==> flow/design.v <==
module mapper #(
    parameter DIM4_WIDTH = 8,  
    parameter DIM3_WIDTH = 8, 
    parameter DIM2_WIDTH = 8,  
    parameter DIM1_WIDTH = 8,
    parameter IDX4_WIDTH = 8,  
    parameter IDX3_WIDTH = 8, 
    parameter IDX2_WIDTH = 8,  
    parameter IDX1_WIDTH = 8,
    parameter ROW_MAJOR = 1,   
    parameter ADDR_WIDTH = 32 
)( 
    input  logic                        clk,            
    input  logic                        rst,            
    input  logic [DIM4_WIDTH - 1:0]     dim4, 
    input  logic [DIM3_WIDTH - 1:0]     dim3, 
    input  logic [DIM2_WIDTH - 1:0]     dim2,
    input  logic [DIM1_WIDTH - 1:0]     dim1,
    input  logic [IDX4_WIDTH - 1:0]     idx4,
    input  logic [IDX3_WIDTH - 1:0]     idx3, 
    input  logic [IDX2_WIDTH - 1:0]     idx2,
    input  logic [IDX1_WIDTH - 1:0]     idx1,
    input  logic [ADDR_WIDTH - 1:0]     base_addr,
    output logic [ADDR_WIDTH - 1:0]     addr
);
    logic [ADDR_WIDTH - 1:0] mult1_result, mult2_result, mult3_result;
    logic [ADDR_WIDTH - 1:0] dim3_dim2_dim1, dim2_dim1;
    logic [ADDR_WIDTH - 1:0] addr_temp;
    generate
        if (ROW_MAJOR) begin : row_major_block
            always_ff @(posedge clk or posedge rst) begin
                if (rst) begin
                    dim2_dim1 <= '0;
                    dim3_dim2_dim1 <= '0;
                end else begin
                    dim2_dim1 <= dim2 * dim1;
                    dim3_dim2_dim1 <= dim3 * dim2 * dim1;
                end
            end
            always_ff @(posedge clk or posedge rst) begin
                if (rst) begin
                    mult1_result <= '0;
                    mult2_result <= '0;
                    mult3_result <= '0;
                end else begin
                    mult1_result <= idx4 * dim3_dim2_dim1;
                    mult2_result <= idx3 * dim2_dim1;
                    mult3_result <= idx2 * dim1;
                end
            end
            always_ff @(posedge clk or posedge rst) begin
                if (rst) begin
                    addr_temp <= '0;
                end else begin
                    addr_temp <= base_addr + mult1_result + mult2_result + mult3_result + idx1;
                end
            end
        end else begin : column_major_block
            always_ff @(posedge clk or posedge rst) begin
                if (rst) begin
                    dim2_dim1 <= '0;
                    dim3_dim2_dim1 <= '0;
                end else begin
                    dim2_dim1 <= dim2 * dim1;
                    dim3_dim2_dim1 <= dim3 * dim2 * dim1;
                end
            end
            always_ff @(posedge clk or posedge rst) begin
                if (rst) begin
                    mult1_result <= '0;
                    mult2_result <= '0;
                    mult3_result <= '0;
                end else begin
                    mult1_result <= idx4 * dim3_dim2_dim1;
                    mult2_result <= idx3 * dim2_dim1;
                    mult3_result <= idx1 * dim2;
                end
            end
            always_ff @(posedge clk or posedge rst) begin
                if (rst) begin
                    addr_temp <= '0;
                end else begin
                    addr_temp <= base_addr + mult1_result + mult2_result + mult3_result + idx2;
                end
            end
        end
    endgenerate
    assign addr = addr_temp;
endmodule
==> flow/config.mk <==
export PLATFORM = sky130hd
export DESIGN_NAME = mapper
export DESIGN_NICKNAME = mapper
export VERILOG_FILES = /design/flow/design.v
export SDC_FILE = /design/flow/constraint.sdc
export NUM_CORES = 4
export LEC_CHECK = 0
export ABC_AREA = 1
export CAP_MARGIN = 20
export CELL_PAD_IN_SITES_DETAIL_PLACEMENT = 2
export CORE_MARGIN = 5
export CORE_UTILIZATION = 38
export CTS_CLUSTER_DIAMETER = 288
export MAX_ROUTING_LAYER = met4
export MIN_ROUTING_LAYER = met1
export PLACE_DENSITY = 0.77
export SETUP_SLACK_MARGIN = 2.52
export SLEW_MARGIN = 0
export TNS_END_PERCENT = 55
==> flow/constraint.sdc <==
create_clock -name core_clock -period 20.0 [get_ports {clk}]
set_input_delay 4.0000 -clock core_clock [delete_from_list [all_inputs] [get_ports {clk}]]
set_output_delay 4.0000 -clock core_clock [all_outputs]
set_load 0.01 [all_outputs]
run.sh (not shown) runs the stock make flow with config.mk's settings and CLKGATE_MAP_FILE=.
The first run aborted during global routing on GRT-0116.
Edit:
- CELL_PAD_IN_SITES_DETAIL_PLACEMENT: 2 -> default
- CORE_MARGIN: 5 -> 2
- CORE_UTILIZATION: 38 -> 40
- CTS_CLUSTER_DIAMETER: 288 -> 80
- CTS_CLUSTER_SIZE: default -> 28
- MIN_ROUTING_LAYER: met1 -> default
- PLACE_DENSITY: 0.77 -> default
- SETUP_SLACK_MARGIN: 2.52 -> default
- SLEW_MARGIN: 0 -> 20
- TNS_END_PERCENT: 55 -> default
- clock period: 20.0 -> 12.0 ns (I/O delays scaled with it)
The new run went through all stages and came out clean.
Synthesized cell count does not change.
Synthesized area is unchanged.
Die area went down by about 9%.
Edit:
- ABC_AREA: 1 -> default
- CORE_ASPECT_RATIO: default -> 0.5
- CORE_UTILIZATION: 40 -> 56
- CTS_CLUSTER_DIAMETER: 80 -> 182
- CTS_CLUSTER_SIZE: 28 -> 98
- MAX_ROUTING_LAYER: met4 -> default
- PLACE_DENSITY: default -> 0.41
- TNS_END_PERCENT: default -> 5
Fmax went down by 6.9%.
Global-route usage went up by 6.6 points.
Flip-flop count stays the same.
Critical path depth went up by 4.
Worst setup slack gets worse by 0.74 ns.
Cell area went down by 8.5%.
Die area went down by 34%.
Synthesized area went down by 8.7%.
Edit:
- ABC_AREA: default -> 0
- CORE_ASPECT_RATIO: 0.5 -> default
- CORE_UTILIZATION: 56 -> 59
- CTS_CLUSTER_DIAMETER: 182 -> 171
- CTS_CLUSTER_SIZE: 98 -> 99
- MAX_ROUTING_LAYER: default -> met4
- PLACE_DENSITY: 0.41 -> 0.43
Outcome: Non-clock buffer count fell by 5. First-iteration DRC count rose by about a fifth. Synthesized cell count does not change. Fmax fell slightly. Register-to-register slack is worse by 0.10 ns. Final cell count fell slightly. Clock skew stays flat. Worst hold slack is better by 0.011 ns.


// mapper: RTL as listed in full above, without the edits since
Settings: LEC_CHECK=0, CAP_MARGIN=20, CORE_MARGIN=2, CORE_UTILIZATION=40, SETUP_SLACK_MARGIN=2.61, SLEW_MARGIN=20; clock period 11.2 ns.
The first run passed the timing, DRC and antenna checks.
==> next run, changes <==
- CORE_UTILIZATION: 40 -> 57
- SETUP_SLACK_MARGIN: 2.61 -> 2.13
- clock period: 11.2 -> 7.96 ns (I/O delays scaled with it)
Effect:
- Now the flow completed, yet does not pass: setup timing
- die area fell by about 30%
- wire length came out higher by about 1%
- critical path depth goes up by 3
==> next run, changes <==
- CORE_UTILIZATION: 57 -> 71
- CTS_CLUSTER_SIZE: default -> 39
- SETUP_SLACK_MARGIN: 2.13 -> default
- clock period: 7.96 -> 8.09 ns (I/O delays scaled with it)
Outcome: The changed run completed, yet does not pass: setup timing. Worst hold slack improved by 0.044 ns. Sequential share of layout area came out higher by 0.29 points. Count of clock-buffer cells in the layout is unchanged. Clock skew shrinks by 0.0056 ns. Wire length barely changes. Critical path depth goes down by 3.
==> next run, changes <==
- CORE_UTILIZATION: 71 -> 40
- CTS_CLUSTER_SIZE: 39 -> default
- clock period: 8.09 -> 11.2 ns (I/O delays scaled with it)
=> This time the run finished with timing, DRC and antenna clean; routed wire length falls by 3.3%; die area climbs by 76%; cell count increases by 8.1%; core utilization came out lower by 38 points; worst hold slack loses 0.11 ns; critical path depth climbs by 1; clock skew went up by 0.0074 ns.
